build 84:
==> flow/design.v <==
module tb_dp #(
    parameter BHT_ENTERIES    = 128,
    parameter BTB_ENTERIES    = 32,
    parameter INSTR_SIZE_BYTE = 4
) 
(
    clk,
    rst_n,
    in_fetch_pc,
    in_fetch_nop,
    in_exe_pc,
    in_exe_nop,
    in_exe_branch_taken,
    in_exe_branch_offset,
    out_pc_offset,
    out_fetch_branch_taken
);
input clk;
input rst_n;
input in_fetch_nop;
input [INSTR_SIZE_BYTE*8-1 :0] in_fetch_pc;
input in_exe_nop;
input [INSTR_SIZE_BYTE*8-1 :0] in_exe_pc;
input in_exe_branch_taken;
input [INSTR_SIZE_BYTE*8-1 :0] in_exe_branch_offset;
output [INSTR_SIZE_BYTE*8-1 :0] out_pc_offset;
output out_fetch_branch_taken;
reg [1:0] bht_entry [0:BHT_ENTERIES-1];
reg [INSTR_SIZE_BYTE*8-1 :0] btb_entry [0:BTB_ENTERIES-1];
reg [24:0] btb_tag [0:BTB_ENTERIES-1];
assign out_pc_offset = btb_entry[in_fetch_pc[6:2]];
assign out_fetch_branch_taken = bht_entry[in_fetch_pc[8:2]][1]&&(btb_tag[in_fetch_pc[6:2]]==in_fetch_pc[31:7]);
always@(posedge clk or negedge rst_n) begin
    if(rst_n) begin
        if(!in_exe_nop) begin
            if(in_exe_branch_taken) begin
                bht_entry[in_exe_pc[8:2]]  <= (bht_entry[in_exe_pc[8:2]]==2'b11) ? bht_entry[in_exe_pc[8:2]] : bht_entry[in_exe_pc[8:2]] + 1'b1   ;
                btb_entry[in_exe_pc[6:2]]  <=  in_exe_branch_offset;
                btb_tag[in_exe_pc[6:2]]    <=  in_exe_pc[31:7];
            end
            else if(!in_exe_branch_taken) begin
                bht_entry[in_exe_pc[8:2]]  <= (bht_entry[in_exe_pc[8:2]]==2'b00) ? bht_entry[in_exe_pc[8:2]] : bht_entry[in_exe_pc[8:2]] - 1'b1   ;
            end
        end
    end
    else if(!rst_n) begin
        bht_entry[0]  <=   0 ;bht_entry[1]  <=   0 ;bht_entry[2]  <=   0 ;bht_entry[3]  <=   0 ;bht_entry[4]  <=   0 ;bht_entry[5]  <=   0 ;bht_entry[6]  <=   0 ;bht_entry[7]  <=   0 ;bht_entry[8]  <=   0 ;bht_entry[9]  <=   0 ;
        bht_entry[10]  <=   0 ;bht_entry[11]  <=   0 ;bht_entry[12]  <=   0 ;bht_entry[13]  <=   0 ;bht_entry[14]  <=   0 ;bht_entry[15]  <=   0 ;bht_entry[16]  <=   0 ;bht_entry[17]  <=   0 ;bht_entry[18]  <=   0 ;bht_entry[19]  <=   0 ;
        bht_entry[20]  <=   0 ;bht_entry[21]  <=   0 ;bht_entry[22]  <=   0 ;bht_entry[23]  <=   0 ;bht_entry[24]  <=   0 ;bht_entry[25]  <=   0 ;bht_entry[26]  <=   0 ;bht_entry[27]  <=   0 ;bht_entry[28]  <=   0 ;bht_entry[29]  <=   0 ;
        bht_entry[30]  <=   0 ;bht_entry[31]  <=   0 ;bht_entry[32]  <=   0 ;bht_entry[33]  <=   0 ;bht_entry[34]  <=   0 ;bht_entry[35]  <=   0 ;bht_entry[36]  <=   0 ;bht_entry[37]  <=   0 ;bht_entry[38]  <=   0 ;bht_entry[39]  <=   0 ;
        bht_entry[40]  <=   0 ;bht_entry[41]  <=   0 ;bht_entry[42]  <=   0 ;bht_entry[43]  <=   0 ;bht_entry[44]  <=   0 ;bht_entry[45]  <=   0 ;bht_entry[46]  <=   0 ;bht_entry[47]  <=   0 ;bht_entry[48]  <=   0 ;bht_entry[49]  <=   0 ;
        bht_entry[50]  <=   0 ;bht_entry[51]  <=   0 ;bht_entry[52]  <=   0 ;bht_entry[53]  <=   0 ;bht_entry[54]  <=   0 ;bht_entry[55]  <=   0 ;bht_entry[56]  <=   0 ;bht_entry[57]  <=   0 ;bht_entry[58]  <=   0 ;bht_entry[59]  <=   0 ;
        bht_entry[60]  <=   0 ;bht_entry[61]  <=   0 ;bht_entry[62]  <=   0 ;bht_entry[63]  <=   0 ;bht_entry[64]  <=   0 ;bht_entry[65]  <=   0 ;bht_entry[66]  <=   0 ;bht_entry[67]  <=   0 ;bht_entry[68]  <=   0 ;bht_entry[69]  <=   0 ;
        bht_entry[70]  <=   0 ;bht_entry[71]  <=   0 ;bht_entry[72]  <=   0 ;bht_entry[73]  <=   0 ;bht_entry[74]  <=   0 ;bht_entry[75]  <=   0 ;bht_entry[76]  <=   0 ;bht_entry[77]  <=   0 ;bht_entry[78]  <=   0 ;bht_entry[79]  <=   0 ;
        bht_entry[80]  <=   0 ;bht_entry[81]  <=   0 ;bht_entry[82]  <=   0 ;bht_entry[83]  <=   0 ;bht_entry[84]  <=   0 ;bht_entry[85]  <=   0 ;bht_entry[86]  <=   0 ;bht_entry[87]  <=   0 ;bht_entry[88]  <=   0 ;bht_entry[89]  <=   0 ;
        bht_entry[90]  <=   0 ;bht_entry[91]  <=   0 ;bht_entry[92]  <=   0 ;bht_entry[93]  <=   0 ;bht_entry[94]  <=   0 ;bht_entry[95]  <=   0 ;bht_entry[96]  <=   0 ;bht_entry[97]  <=   0 ;bht_entry[98]  <=   0 ;bht_entry[99]  <=   0 ;
        bht_entry[100]  <=   0 ;bht_entry[101]  <=   0 ;bht_entry[102]  <=   0 ;bht_entry[103]  <=   0 ;bht_entry[104]  <=   0 ;bht_entry[105]  <=   0 ;bht_entry[106]  <=   0 ;bht_entry[107]  <=   0 ;bht_entry[108]  <=   0 ;bht_entry[109]  <=   0 ;
        bht_entry[110]  <=   0 ;bht_entry[111]  <=   0 ;bht_entry[112]  <=   0 ;bht_entry[113]  <=   0 ;bht_entry[114]  <=   0 ;bht_entry[115]  <=   0 ;bht_entry[116]  <=   0 ;bht_entry[117]  <=   0 ;bht_entry[118]  <=   0 ;bht_entry[119]  <=   0 ;
        bht_entry[120]  <=   0 ;bht_entry[121]  <=   0 ;bht_entry[122]  <=   0 ;bht_entry[123]  <=   0 ;bht_entry[124]  <=   0 ;bht_entry[125]  <=   0 ;bht_entry[126]  <=   0 ;bht_entry[127]  <=   0 ;
        btb_entry[0]  <=   0;
        btb_tag[0]    <=   0;
        btb_entry[1]  <=   0;
        btb_tag[1]    <=   0;
        btb_entry[2]  <=   0;
        btb_tag[2]    <=   0;
        btb_entry[3]  <=   0;
        btb_tag[3]    <=   0;
        btb_entry[4]  <=   0;
        btb_tag[4]    <=   0;
        btb_entry[5]  <=   0;
        btb_tag[5]    <=   0;
        btb_entry[6]  <=   0;
        btb_tag[6]    <=   0;
        btb_entry[7]  <=   0;
        btb_tag[7]    <=   0;
        btb_entry[8]  <=   0;
        btb_tag[8]    <=   0;
        btb_entry[9]  <=   0;
        btb_tag[9]    <=   0;
        btb_entry[10]  <=   0;
        btb_tag[10]    <=   0;
        btb_entry[11]  <=   0;
        btb_tag[11]    <=   0;
        btb_entry[12]  <=   0;
        btb_tag[12]    <=   0;
        btb_entry[13]  <=   0;
        btb_tag[13]    <=   0;
        btb_entry[14]  <=   0;
        btb_tag[14]    <=   0;
        btb_entry[15]  <=   0;
        btb_tag[15]    <=   0;
        btb_entry[16]  <=   0;
        btb_tag[16]    <=   0;
        btb_entry[17]  <=   0;
        btb_tag[17]    <=   0;
        btb_entry[18]  <=   0;
        btb_tag[18]    <=   0;
        btb_entry[19]  <=   0;
        btb_tag[19]    <=   0;
        btb_entry[20]  <=   0;
        btb_tag[20]    <=   0;
        btb_entry[21]  <=   0;
        btb_tag[21]    <=   0;
        btb_entry[22]  <=   0;
        btb_tag[22]    <=   0;
        btb_entry[23]  <=   0;
        btb_tag[23]    <=   0;
        btb_entry[24]  <=   0;
        btb_tag[24]    <=   0;
        btb_entry[25]  <=   0;
        btb_tag[25]    <=   0;
        btb_entry[26]  <=   0;
        btb_tag[26]    <=   0;
        btb_entry[27]  <=   0;
        btb_tag[27]    <=   0;
        btb_entry[28]  <=   0;
        btb_tag[28]    <=   0;
        btb_entry[29]  <=   0;
        btb_tag[29]    <=   0;
        btb_entry[30]  <=   0;
        btb_tag[30]    <=   0;
        btb_entry[31]  <=   0;
        btb_tag[31]    <=   0;
    end
end
endmodule
Settings: LEC_CHECK=0, ABC_AREA=1, CAP_MARGIN=20, CELL_PAD_IN_SITES_GLOBAL_PLACEMENT=2, CORE_MARGIN=2, CORE_UTILIZATION=40, GPL_ROUTABILITY_DRIVEN=0, GPL_TIMING_DRIVEN=0, PLACE_DENSITY_LB_ADDON=0.19, SLEW_MARGIN=20; clock period 17.2 ns.
run.sh (not shown) runs the stock make flow with config.mk's settings and CLKGATE_MAP_FILE=.
Changes in build 9 relative to build 84:
==> flow/config.mk <==
export PLATFORM = sky130hd
export DESIGN_NAME = tb_dp
export DESIGN_NICKNAME = tb_dp
export VERILOG_FILES = /design/flow/design.v
export SDC_FILE = /design/flow/constraint.sdc
export NUM_CORES = 4
export LEC_CHECK = 0
export CAP_MARGIN = 20
export CORE_MARGIN = 2
export CORE_UTILIZATION = 60
export SETUP_SLACK_MARGIN = 0.5
export SLEW_MARGIN = 20
==> flow/constraint.sdc <==
create_clock -name core_clock -period 6.75 [get_ports {clk}]
set_input_delay 1.3500 -clock core_clock [delete_from_list [all_inputs] [get_ports {clk}]]
set_output_delay 1.3500 -clock core_clock [all_outputs]
set_load 0.01 [all_outputs]
==> results <==
- In the reports for build 84 and build 9, the larger die size belongs to build 84.
- Yosys cell count down 4333 in build 9 wrt build 84
- Compare build 84 and build 9 | areal power density over the cells lower: build 84
- In the flow results for build 84 and build 9, the clock share of power is larger on build 84.
- Build 9 vs build 84: average cell area after synthesis up by more than half
- Note that the wire length recorded for build 84 amounts to 1.6 times the value seen in build 9.
- Build 9 against build 84: delay contributed by the slowest stage of the critical path fell 0.50 ns; flip-flop and latch share of the layout cell area rose 1.4 points; logic depth of the worst setup path including buffers rose 5; worst setup slack fell 2.30 ns.
[inputs] build 86 vs build 9
--- a/flow/config.mk
+++ b/flow/config.mk
@@ -8,5 +8,4 @@
 export CAP_MARGIN = 20
 export CORE_MARGIN = 2
-export CORE_UTILIZATION = 60
-export SETUP_SLACK_MARGIN = 0.5
+export CORE_UTILIZATION = 63
 export SLEW_MARGIN = 20
==> flow/constraint.sdc <==
create_clock -name core_clock -period 5.42 [get_ports {clk}]
set_input_delay 1.0840 -clock core_clock [delete_from_list [all_inputs] [get_ports {clk}]]
set_output_delay 1.0840 -clock core_clock [all_outputs]
set_load 0.01 [all_outputs]
## What came out
Higher number of clock buffers in the layout among build 86 and build 9: build 9
Delta (build 86 minus build 9): cell area grew by 2.2%; area of the mapped netlist roughly the same; post-synthesis async set-or-reset flop share stayed essentially flat.
[compare] base=build 9 new=build 86: critical path's largest stage delay fell 0.03 ns, worst endpoint required time dropped 1.06 ns.
Build 86 finished all stages; layout check result: FAIL, due to negative setup slack.
Cmp build 86 and build 9 / fraction of power spent switching nets / lower: build 9
Modified inputs, build 13 compared to build 86
--- a/flow/config.mk
+++ b/flow/config.mk
@@ -7,5 +7,8 @@
 export LEC_CHECK = 0
 export CAP_MARGIN = 20
+export CORE_ASPECT_RATIO = 1.72
 export CORE_MARGIN = 2
-export CORE_UTILIZATION = 63
+export CORE_UTILIZATION = 72
+export HOLD_SLACK_MARGIN = -0.09
+export PLACE_DENSITY = 0.66
 export SLEW_MARGIN = 20
==> flow/constraint.sdc <==
create_clock -name core_clock -period 2.37 [get_ports {clk}]
set_input_delay 0.4740 -clock core_clock [delete_from_list [all_inputs] [get_ports {clk}]]
set_output_delay 0.4740 -clock core_clock [all_outputs]
set_load 0.01 [all_outputs]
## What came out
- Of build 13 and build 86, it is build 13 that has the higher post-CTS setup-driven buffer insertion count.
- Re xor-xnor portion of the synthesized cell area: no difference whatsoever between build 13 and build 86.
- On worst slack at placement, build 86 beats build 13.
- Re synthesized cell count: no difference whatsoever between build 86 and build 13.
- From build 13 to build 86, total clock sinks did not move at all.
- Build 86 → build 13: half-perimeter wire length after placement rose 24%; global placement routability congestion rose 13%; die size fell about 12%; number of rows created at floorplan rose 32.
- The cell count after placement number comes out lower for build 86 vs build 13.
- Build 13 got as far as global routing, where a tool error ended the run.
No activity file was given, so power comes from the tool's default toggle rates.
